==> flow/design.v (excerpt) <==
module updateNeuron
(
	input						clk				,
	input						rst_n			,
	input						i_run			,
	input						i_init			,
	input						i_s_lern		,
	input						i_s_infr		,
	input signed 	[24:0]  	exc_current		,
	input signed 	[24:0]  	inh_current		,
	output 						o_s_init		,
	output						o_spike			,
	output						o_valid			,
	output			[4:0]		o_neuron_idx	,
	output			[49:0]		d_c				,
	output			[4:0]		addr_c			,
	output						ce_c			,
	output						we_c			,
	input			[49:0]		q_c				,
	output			[54:0]		d_m				,
	output			[4:0]		addr_m			,
	output						ce_m			,
	output						we_m			,
	input			[54:0]		q_m
);
Size: ~580 flip-flops, roughly 56000 sq um of cells after synthesis.
clock: 3.66 ns
lec_check: 0
cap_margin: 20
core_margin: 2
core_utilization: 72
cts_cluster_diameter: 344
cts_cluster_size: 42
hold_slack_margin: 0.29
place_density_lb_addon: 0.0
setup_slack_margin: 0.3
slew_margin: 20
run.sh (not shown) runs the stock make flow with config.mk's settings and CLKGATE_MAP_FILE=.
The first run aborted during 5_1_grt (ODB-0269).
==> next run, changes <==
- CORE_UTILIZATION: 72 -> 60
- CTS_CLUSTER_DIAMETER: 344 -> default
- CTS_CLUSTER_SIZE: 42 -> default
- HOLD_SLACK_MARGIN: 0.29 -> default
- PLACE_DENSITY_LB_ADDON: 0.0 -> default
- SETUP_SLACK_MARGIN: 0.3 -> 1.39
- clock period: 3.66 -> 5.28 ns (I/O delays scaled with it)
=> With this change the flow completed and failed the layout checks on setup timing; synthesized area does not change; die size grows by about a fifth; synthesized cell count stays the same.

========
updateNeuron again, from the RTL that the note above started with.
clock: 5.28 ns
lec_check: 0
cap_margin: 15
core_margin: 2
core_utilization: 72
cts_cluster_diameter: 79
cts_cluster_size: 15
setup_slack_margin: -0.38
slew_margin: 20
The first run completed, yet does not pass: setup timing.
Then changed:
Settings changed: CAP_MARGIN 15 to 40, CORE_UTILIZATION 72 to 68, CTS_CLUSTER_DIAMETER 79 to default, CTS_CLUSTER_SIZE 15 to default, SETUP_SLACK_MARGIN -0.38 to -0.21.
Clock period 5.28 ns to 6.72 ns, I/O delays scaled along.
Outcome:
- The new run finished with timing, DRC and antenna clean
- cell area decreases by a few percent
- total power shrinks by about a fifth
- setup slack gets better by 1.1 ns
- critical path depth stays the same
Then changed:
Settings changed: CAP_MARGIN 40 to 5, CORE_UTILIZATION 68 to 72, CTS_CLUSTER_SIZE from default to 40, SETUP_SLACK_MARGIN -0.21 to default.
Clock period 6.72 ns to 5.76 ns, I/O delays scaled along.
Outcome: With this change the flow finished but fails on setup timing; critical path depth is higher by 1; setup slack gets worse by 0.78 ns; utilization is higher by 8.8 points; total power is higher by 19%; non-clock buffer count is higher by 252; synthesized cell count is unchanged.

========
## run 1
Starting RTL as in the previous note.
Settings: LEC_CHECK=0, CAP_MARGIN=25, CELL_PAD_IN_SITES_DETAIL_PLACEMENT=1, CORE_MARGIN=2, CORE_UTILIZATION=18, CTS_CLUSTER_SIZE=70, GPL_TIMING_DRIVEN=0, HOLD_SLACK_MARGIN=-0.1, MIN_ROUTING_LAYER=met2, SETUP_SLACK_MARGIN=0.72, SLEW_MARGIN=15; clock period 6.63 ns.
Run 1: all stages done; final checks FAILED (setup timing).
For run 2, these inputs were changed with respect to run 1:
Settings: a deleted HOLD_SLACK_MARGIN that had been -0.1; a deleted GPL_TIMING_DRIVEN that had been 0; an added PLACE_DENSITY of 0.37; a change of SLEW_MARGIN from 15 to 20; an added TNS_END_PERCENT of 10; a change of CORE_UTILIZATION from 18 to 72; a deleted MIN_ROUTING_LAYER that had been met2; a deleted CTS_CLUSTER_SIZE that had been 70; a deleted SETUP_SLACK_MARGIN that had been 0.72; a deleted CELL_PAD_IN_SITES_DETAIL_PLACEMENT that had been 1; a change of CAP_MARGIN from 25 to 20; a change of the clock period (ns, I/O delays scaled along) from 6.63 to 5.19.
Notes after the runs:
FAIL for each of run 2 and run 1
The flow for run 2 finished, though final verification flagged setup timing.
The flow for run 1 finished, though final verification flagged setup timing.
On net total in the final layout, run 2 and run 1 are neck and neck.
Area added between synthesis and finish was lower in run 2 than in run 1.
Of run 2 and run 1, the lower total global routing track utilization belongs to run 1.
On worst setup slack, run 2 does worse than run 1.
Going from run 1 to run 2, number of antenna violations at the first check in global routing grew by 23, total of plain and repair buffers excluding clock buffers grew by about 0.55%, die extent in x shrank by 50%.
## Diff of input files: run 3 against run 2
Settings: CORE_UTILIZATION: 72 -> 40; SETUP_SLACK_MARGIN: unset -> -0.4; PLACE_DENSITY: 0.37 -> unset; TNS_END_PERCENT: 10 -> unset; the clock period (ns, I/O delays scaled along): 5.19 -> 6.89.
==> comparison <==
Run 3: setup slack after layout 920 ps above run 2
In the reports for run 3 and run 2, the smaller combinational fraction of design power belongs to run 3.
Lower number of global-route vias before repair goes to run 3 over run 2.
Ran to the end and failed final checks on setup timing: run 3.
The inputs of run 4 differ from those of run 3 as listed below.
Settings: SETUP_SLACK_MARGIN no longer set, was -0.4; CORE_MARGIN now 5, was 2; CAP_MARGIN now 0, was 20; ABC_AREA now 1, previously not set; GPL_TIMING_DRIVEN now 1, previously not set; the clock period (ns, I/O delays scaled along) now 4.63, was 6.89.
Notes after the runs:
Layout checks on run 4: not met. Flow itself completed; violations: setup timing.
Run 4 against run 3; number of antenna violations at the first check in global routing is down by more than a quarter.
As far as H-tree depth goes, run 4 and run 3 are indistinguishable; the numbers are identical.
Run 3 was smaller in final cell area than run 4.
From run 3 to run 4 the numbers moved as follows: worst hold-check slack decreased 130 ps, cell count increased 34%, routed length on met2 increased 21%, fraction of the core area covered by cells at the end of the flow increased 3.8 points, area of the chip increased 16000 um^2.
Maximum fanout along the worst path down 9 in run 4 wrt run 3
Worst min-delay path category: register to register -> run 3, input pin to asynchronous set/reset pin -> run 4
The register-to-register slack reported for run 4 is smaller than that of run 3 by 800 ps.

========
== exp/nickel ==
Starting RTL as in the previous note.
export LEC_CHECK = 0
export CAP_MARGIN = 20
export CORE_MARGIN = 2
export CORE_UTILIZATION = 72
export PLACE_DENSITY_LB_ADDON = 0.0
export SLEW_MARGIN = 20
create_clock -name core_clock -period 3.86 [get_ports {clk}]
Status: exp/nickel FAILED at global routing (5_1_grt) (tool error)
What exp/amber does differently from exp/nickel at the input level:
# exp/nickel
export LEC_CHECK = 0
export CAP_MARGIN = 20
export CORE_MARGIN = 2
export CORE_UTILIZATION = 72
export PLACE_DENSITY_LB_ADDON = 0.0
export SLEW_MARGIN = 20
create_clock -name core_clock -period 3.86 [get_ports {clk}]
# exp/amber
export LEC_CHECK = 0
export CAP_MARGIN = 20
export CORE_MARGIN = 2
export CORE_UTILIZATION = 63
export SLEW_MARGIN = 20
create_clock -name core_clock -period 6.89 [get_ports {clk}]
==> comparison <==
- In summary, exp/amber completed successfully, with a layout that passed the timing, DRC and antenna checks.
- From exp/nickel to exp/amber, synthesized net count did not move at all.
- Re area of the synthesized netlist per yosys stat: no difference whatsoever between exp/nickel and exp/amber.
- Against exp/nickel as the reference, exp/amber delivers a lower cell total after placement.
- Die span in x ended up about 7% higher on exp/amber than on exp/nickel.
- Higher routability congestion estimate was reported by exp/nickel, not exp/amber.
- Diff exp/nickel -> exp/amber | die area | up by more than 10%
- Reported for exp/nickel and exp/amber, synthesized flop and latch total turned out identical to the last digit.
- Higher initial cell density of the core was reported by exp/nickel, not exp/amber.
Relative to exp/amber, the following input files were edited for exp/lagoon:
# exp/amber
export LEC_CHECK = 0
export CAP_MARGIN = 20
export CORE_MARGIN = 2
export CORE_UTILIZATION = 63
export SLEW_MARGIN = 20
create_clock -name core_clock -period 6.89 [get_ports {clk}]
# exp/lagoon
export LEC_CHECK = 0
export CAP_MARGIN = 40
export CORE_MARGIN = 2
export CORE_UTILIZATION = 70
export HOLD_SLACK_MARGIN = 0.29
export SETUP_SLACK_MARGIN = 0.11
export SLEW_MARGIN = 20
create_clock -name core_clock -period 6.72 [get_ports {clk}]
==> results <==
exp/lagoon finished every stage and its layout cleared the timing, DRC and antenna checks. Going from exp/amber to exp/lagoon, utilization after layout grows by 7.5 points. Number of non-filler instances in the completed layout (exp/lagoon vs. exp/amber) decreases slightly. Re worst stage delay on the critical path: exp/amber was higher than exp/lagoon. Relative to exp/amber, number of diodes added for antenna fixing has increased by 2 in exp/lagoon. Going from exp/amber to exp/lagoon, final period demand of the worst path dropped 0.25 ns, iteration tally of the first detailed-router pass climbed 2, average wire per standard cell grew by 0.76%, smallest setup slack after layout increased by 0.082 ns relative to the old numbers. exp/lagoon falls short of exp/amber in power.
diff inputs: exp/lagoon => exp/sierra
# exp/lagoon
export LEC_CHECK = 0
export CAP_MARGIN = 40
export CORE_MARGIN = 2
export CORE_UTILIZATION = 70
export HOLD_SLACK_MARGIN = 0.29
export SETUP_SLACK_MARGIN = 0.11
export SLEW_MARGIN = 20
create_clock -name core_clock -period 6.72 [get_ports {clk}]
# exp/sierra
export LEC_CHECK = 0
export CAP_MARGIN = 20
export CORE_MARGIN = 2
export CORE_UTILIZATION = 40
export SLEW_MARGIN = 20
create_clock -name core_clock -period 8.99 [get_ports {clk}]
Findings:
Both conditions hold for exp/sierra: the flow ran to the end and the final layout passed the timing, DRC and antenna checks.
exp/lagoon vs exp/sierra, end point of the critical path: mult_2_out[34]$_DFF_P_ vs mult_1_out[33]$_DFF_P_
exp/sierra vs exp/lagoon, leading power group: clock vs registers
Going from exp/lagoon to exp/sierra, number of global-route vias before repair shrank by a few percent.
In exp/sierra the via count turned out about 2.5% lower than in exp/lagoon.
exp/sierra ended up with a lower utilization of the core after routing than exp/lagoon did.
Summary: maximum ir drop on the vdd rail, exp/sierra better than exp/lagoon
In exp/sierra, total length of routed wires is higher than in exp/lagoon.
exp/sierra ended with less number of non-clock buffers in the layout than exp/lagoon.
Post-route fraction of the period consumed by the critical path (higher): exp/lagoon
Input changes introduced in exp/juniper (baseline for comparison: exp/sierra):
# exp/sierra
export LEC_CHECK = 0
export CAP_MARGIN = 20
export CORE_MARGIN = 2
export CORE_UTILIZATION = 40
export SLEW_MARGIN = 20
create_clock -name core_clock -period 8.99 [get_ports {clk}]
# exp/juniper
export LEC_CHECK = 0
export CAP_MARGIN = 20
export CORE_MARGIN = 2
export CORE_UTILIZATION = 61
export SETUP_SLACK_MARGIN = 1.22
export SLEW_MARGIN = 20
create_clock -name core_clock -period 4.8 [get_ports {clk}]
--- outcome ---
exp/juniper: flow complete, layout not clean; failing: setup timing. Going from exp/sierra to exp/juniper, tap cell count shrinks by 618. exp/juniper reports its path type of the worst min-delay path as in2async while exp/sierra reports reg2reg. Timing startpoint of the critical path = mult_1_in_2[9]$_DFF_PN0_: exp/sierra; timing startpoint of the critical path = mult_1_in_2[6]$_DFF_PN0_: exp/juniper. Final HPWL from detailed placement in exp/juniper is 1.5% above exp/sierra. Compared to exp/sierra, exp/juniper has cell area about 9% higher. The end point of the critical path comes out mult_1_out[30]$_DFF_P_ in one run and mult_1_out[33]$_DFF_P_ in the other, namely in exp/juniper and exp/sierra respectively. Per the comparison of exp/juniper with exp/sierra, routed wire length on met3 went up by 7.5%, count of endpoints failing setup in the final report went up by 48, share of power burned in registers went down by 1.4 points, number of filler cells placed in the layout went down by 52%, sequential share of layout area went down by 1.8 points. Compared with exp/sierra, in exp/juniper horizontal die dimension now sits lower; total power of the final layout now sits higher.
> inputs changed (exp/juniper -> exp/quartz)
# exp/juniper
export LEC_CHECK = 0
export CAP_MARGIN = 20
export CORE_MARGIN = 2
export CORE_UTILIZATION = 61
export SETUP_SLACK_MARGIN = 1.22
export SLEW_MARGIN = 20
create_clock -name core_clock -period 4.8 [get_ports {clk}]
# exp/quartz
export LEC_CHECK = 0
export CAP_MARGIN = 20
export CORE_MARGIN = 2
export CORE_UTILIZATION = 62
export PLACE_DENSITY = 0.37
export SLEW_MARGIN = 20
create_clock -name core_clock -period 7.01 [get_ports {clk}]
==> results <==
exp/quartz went all the way through the flow, and no timing, DRC or antenna check failed. In exp/juniper the implementation completed, yet the final layout does not meet the checks, the culprit being setup timing. exp/quartz vs. exp/juniper: number of well taps lower, power of the combinational group moved down, aggregate global routing overflow was more or less identical. Measured against exp/juniper, the combined area of the multi-input logic cells of exp/quartz comes out at 0.947 times the reference value. Min final instance area across exp/juniper and exp/quartz: exp/quartz. Horizontal die dimension was lower in exp/quartz than in exp/juniper. Going from exp/juniper to exp/quartz, final clock skew dropped 0.0098 ns, number of endpoints failing setup at the final stage decreased by 48 relative to the old numbers. For exp/quartz, the group drawing the most power was registers, unlike exp/juniper, where it was combinational cells. Per the comparison of exp/quartz with exp/juniper, sequential share of cell area went up, final cell count -about 6%, non-clock buffer count went down by 451.
No activity file was given, so power comes from the tool's default toggle rates.
